run A:
## pcie_pio_ctrl
module pcie_pio_ctrl (
  input          clk,
  input          reset,
  input          tvalid,
  input  [63:0]  tdata,
  output         tready,
  input  [7:0]   tstrb,
  input  [21:0]  tuser,
  input          tlast,
  output [7:0]   cfg_addr,
  output [31:0]  cfg_wr_data,
  output         cfg_rd_cmd,
  output         cfg_wr_cmd,
  input  [31:0]  cfg_rd_data,
  input          cfg_valid,
  output         fifo0_wr_cmd,
  output [131:0] fifo0_wr_data,
  input          fifo0_empty_flag,
  input          fifo0_full_flag,
  input          fifo0_prog_full_flag,
  input          fifo1_full_flag,
  input          fifo1_empty_flag,
  output         fifo1_rd_cmd,
  input  [131:0] fifo1_rd_data,
  input  [7:0]   cfg_bus_number,
  input  [4:0]   cfg_device_number,
  input  [2:0]   cfg_function_number,
  input          lnk_up,
  input          cfg_to_turnoff,
  output         cfg_to_turnoff_ok,
  output         tx_tvalid,
  output [63:0]  tx_tdata,
  input          tx_tready,
  output [7:0]   tx_tstrb,
  output         tx_tlast
);
Size in the first run: about 7,000 cells after synthesis.
export LEC_CHECK = 0
export ABC_AREA = 1
export CAP_MARGIN = 20
export CORE_MARGIN = 2
export CORE_UTILIZATION = 72
export CTS_CLUSTER_DIAMETER = 318
export PLACE_DENSITY = 0.38
export SLEW_MARGIN = 20
create_clock -name core_clock -period 7.58 [get_ports {clk}]
run.sh (not shown) runs the stock make flow with config.mk's settings and CLKGATE_MAP_FILE=.
Input changes introduced in run B (baseline for comparison: run A):
# run A
export LEC_CHECK = 0
export ABC_AREA = 1
export CAP_MARGIN = 20
export CORE_MARGIN = 2
export CORE_UTILIZATION = 72
export CTS_CLUSTER_DIAMETER = 318
export PLACE_DENSITY = 0.38
export SLEW_MARGIN = 20
create_clock -name core_clock -period 7.58 [get_ports {clk}]
# run B
export LEC_CHECK = 0
export CAP_MARGIN = 20
export CORE_MARGIN = 2
export CORE_UTILIZATION = 40
export SLEW_MARGIN = 20
create_clock -name core_clock -period 5.05 [get_ports {clk}]
### Flow results
Run A ended up with u_rf.array_reg[10][3] as its last element of the critical path; run B ended up with u_enc.tx_tstrb[6]. Buffers plus inverters on the worst setup path, run A and run B: larger value in run A. Compared with run A, run B shows a die size that is 73% higher. Final worst clock skew, run A and run B, lower one = run A.
[inputs] run C vs run B
# run B
export LEC_CHECK = 0
export CAP_MARGIN = 20
export CORE_MARGIN = 2
export CORE_UTILIZATION = 40
export SLEW_MARGIN = 20
create_clock -name core_clock -period 5.05 [get_ports {clk}]
# run C
export LEC_CHECK = 0
export CAP_MARGIN = 20
export CORE_MARGIN = 2
export CORE_UTILIZATION = 19
export SLEW_MARGIN = 20
create_clock -name core_clock -period 13.2 [get_ports {clk}]
--- outcome ---
- Core utilization sits lower in run C than in run B.
- Sort run C and run B by instance count after placement with tap cells included, ascending, and run B comes first.
- Proportion of power drawn by the clock network (run C over run B): increase, 1.0 points
- Cell area | run C vs run B | run C larger
- [compare] base=run B new=run C: CTS H-tree depth held, routed length per placed instance went down 3.5 um, static power due to leakage went down 0.66%, total cell area reported by yosys after synthesis held.
The inputs of run D differ from those of run C as listed below.
# run C
export LEC_CHECK = 0
export CAP_MARGIN = 20
export CORE_MARGIN = 2
export CORE_UTILIZATION = 19
export SLEW_MARGIN = 20
create_clock -name core_clock -period 13.2 [get_ports {clk}]
# run D
export LEC_CHECK = 0
export CAP_MARGIN = 20
export CORE_MARGIN = 2
export CORE_UTILIZATION = 46
export SLEW_MARGIN = 20
create_clock -name core_clock -period 5.05 [get_ports {clk}]
Diff run C -> run D: sum of routed wire length over all layers went down about 11%, area taken by flip-flops and latches essentially unchanged, y dimension of the die fell by 35%.
Run D vs. run C: number of library cell types mapped by synthesis has remained practically unchanged; maximum clock insertion buffer count decreased 1.
> inputs changed (run D -> run E)
# run D
export LEC_CHECK = 0
export CAP_MARGIN = 20
export CORE_MARGIN = 2
export CORE_UTILIZATION = 46
export SLEW_MARGIN = 20
create_clock -name core_clock -period 5.05 [get_ports {clk}]
# run E
export LEC_CHECK = 0
export CAP_MARGIN = 20
export CORE_MARGIN = 2
export CORE_UTILIZATION = 66
export SETUP_SLACK_MARGIN = 0.72
export SLEW_MARGIN = 20
create_clock -name core_clock -period 2.81 [get_ports {clk}]
[summary]
In the reports for run D and run E, the smaller worst-case setup margin in the final layout belongs to run E.
Of run D and run E, the run reporting the higher instance area after placement was run E.
Utilization up 31 points in run E wrt run D
On number of detailed-route iterations in the first pass: run E sits above run D.
Fmax, run E vs run D: up by more than a quarter
Delta (run E minus run D): met2 wirelength from detailed routing increased 16%, x dimension of the die saw a decrease.
Re number of antenna violations at the first check in global routing: run D was lower than run E.
[inputs] run F vs run E
# run E
export LEC_CHECK = 0
export CAP_MARGIN = 20
export CORE_MARGIN = 2
export CORE_UTILIZATION = 66
export SETUP_SLACK_MARGIN = 0.72
export SLEW_MARGIN = 20
create_clock -name core_clock -period 2.81 [get_ports {clk}]
# run F
export LEC_CHECK = 0
export CAP_MARGIN = 20
export CORE_MARGIN = 2
export CORE_UTILIZATION = 70
export CTS_CLUSTER_SIZE = 23
export HOLD_SLACK_MARGIN = -0.08
export SETUP_SLACK_MARGIN = 0.5
export SLEW_MARGIN = 20
export TNS_END_PERCENT = 5
create_clock -name core_clock -period 2.81 [get_ports {clk}]
Results
- Both conditions hold for run F: the flow ran to the end and the final layout passed the timing, DRC and antenna checks.
- Run F vs. run E: area overhead of the layout relative to synthesis decreased 9.6 points; transition time of the tightest slew-check pin decreased 0.043 ns; tally of filler cells in the layout increased 7.8%; post-detailed-placement cell area essentially unchanged; overall fraction of global-route tracks in use essentially unchanged.
- Reported for run F and run E, setup violation total in the final timing report turned out identical to the last digit.
- Iteration tally of the first detailed-router pass: lower on run F
- Summary: with run E as the reference, count of clock-buffer cells in the layout in run F moved down by a few percent.
- Run F -> run E: largest stage delay on the critical path flat
- As of run F, CTS buffer count had fallen slightly compared to run E.


pcie_pio_ctrl again, from the RTL that the note above started with.
make LEC_CHECK=0 ABC_AREA=0 CAP_MARGIN=15 CELL_PAD_IN_SITES_DETAIL_PLACEMENT=0 CORE_ASPECT_RATIO=1.67 CORE_MARGIN=2 CORE_UTILIZATION=72 GPL_TIMING_DRIVEN=1 HOLD_SLACK_MARGIN=0.27 PLACE_DENSITY_LB_ADDON=0.0 SETUP_SLACK_MARGIN=2.21 SLEW_MARGIN=20 TNS_END_PERCENT=90 finish   # period 7.44 ns
Rerun with:
ABC_AREA = not set   (was 0)
CAP_MARGIN = 20   (was 15)
CELL_PAD_IN_SITES_DETAIL_PLACEMENT = not set   (was 0)
CORE_ASPECT_RATIO = not set   (was 1.67)
GPL_TIMING_DRIVEN = not set   (was 1)
HOLD_SLACK_MARGIN = not set   (was 0.27)
PLACE_DENSITY_LB_ADDON = not set   (was 0.0)
SETUP_SLACK_MARGIN = -0.16   (was 2.21)
TNS_END_PERCENT = not set   (was 90)
clock period = 3.06 ns   (was 7.44 ns; I/O delays follow)
Result:
- critical path depth stays the same
- wire length is about the same
- core utilization goes up by 2.2 points
Rerun with:
ABC_AREA = 1   (was not set)
CTS_CLUSTER_SIZE = 15   (was not set)
PLACE_DENSITY_LB_ADDON = 0.29   (was not set)
The new run ran to the end with no violations; sequential power is about the same; wire length went up by 10%; total power came out higher by about 2.5%; synthesized area goes up by about 3%; clock power went up by about 3%; count of clock-buffer cells in the layout came out higher by 7.
Rerun with:
CTS_CLUSTER_SIZE = 92   (was 15)
PLACE_DENSITY_LB_ADDON = 0.2   (was 0.29)
=> This time the run completed, yet does not pass: setup timing; total power fell by 0.74%; cell area stays flat; die area stays the same.


Starting RTL as in the previous note.
==> flow/config.mk <==
export PLATFORM = sky130hd
export DESIGN_NAME = pcie_pio_ctrl
export DESIGN_NICKNAME = pcie_pio_ctrl
export VERILOG_FILES = /design/flow/design.v
export SDC_FILE = /design/flow/constraint.sdc
export NUM_CORES = 4
export LEC_CHECK = 0
export ABC_AREA = 1
export CAP_MARGIN = 20
export CELL_PAD_IN_SITES_DETAIL_PLACEMENT = 2
export CELL_PAD_IN_SITES_GLOBAL_PLACEMENT = 1
export CORE_ASPECT_RATIO = 0.68
export CORE_MARGIN = 2
export CORE_UTILIZATION = 40
export CTS_CLUSTER_SIZE = 35
export GPL_TIMING_DRIVEN = 0
export HOLD_SLACK_MARGIN = 0.26
export MIN_ROUTING_LAYER = met1
export SLEW_MARGIN = 10
export TNS_END_PERCENT = 35
==> flow/constraint.sdc <==
create_clock -name core_clock -period 3.04 [get_ports {clk}]
set_input_delay 0.6080 -clock core_clock [delete_from_list [all_inputs] [get_ports {clk}]]
set_output_delay 0.6080 -clock core_clock [all_outputs]
set_load 0.01 [all_outputs]
The starting point finished but fails on setup timing.
Edit:
Settings changed: ABC_AREA 1 to unset, CELL_PAD_IN_SITES_DETAIL_PLACEMENT 2 to unset, CELL_PAD_IN_SITES_GLOBAL_PLACEMENT 1 to unset, CORE_ASPECT_RATIO 0.68 to unset, GPL_TIMING_DRIVEN 0 to unset, HOLD_SLACK_MARGIN 0.26 to unset, MIN_ROUTING_LAYER met1 to unset, SLEW_MARGIN 10 to 20, TNS_END_PERCENT 35 to unset.
Clock period 3.04 ns to 4.38 ns, I/O delays scaled along.
Outcome:
- With this change the flow finished with timing, DRC and antenna clean
- global-route usage fell by 13 points
- count of clock-buffer cells in the layout increases by 14
- power goes down by 33%
- core utilization decreases by 0.91 points
- first-iteration DRC count drops by 32%
- maximum frequency rose by 0.72%
- final cell count shrinks by 24%
Edit:
Settings changed: CAP_MARGIN 20 to 30, CTS_CLUSTER_SIZE 35 to unset, HOLD_SLACK_MARGIN set to 0.04.
Clock period 4.38 ns to 10.0 ns, I/O delays scaled along.
Outcome: The changed run completed with no timing, DRC or antenna violations; design area fell by 0.50%; wire length rose by about 0.5%; setup slack gets better by 3800 ps.
Edit:
Settings changed: ABC_AREA set to 1, CAP_MARGIN 30 to 20, CORE_UTILIZATION 40 to 70, HOLD_SLACK_MARGIN 0.04 to unset.
Clock period 10.0 ns to 13.2 ns, I/O delays scaled along.
Effect: Setup slack gains 2000 ps. Wire length rises by 0.59%. Clock power falls by 28%. Die size falls by 41%. Critical path depth rises by 2. Sequential share of layout area falls by 0.11 points. Final area barely changes. Area after synthesis rises by 3.1%.
No activity file was given, so power comes from the tool's default toggle rates.
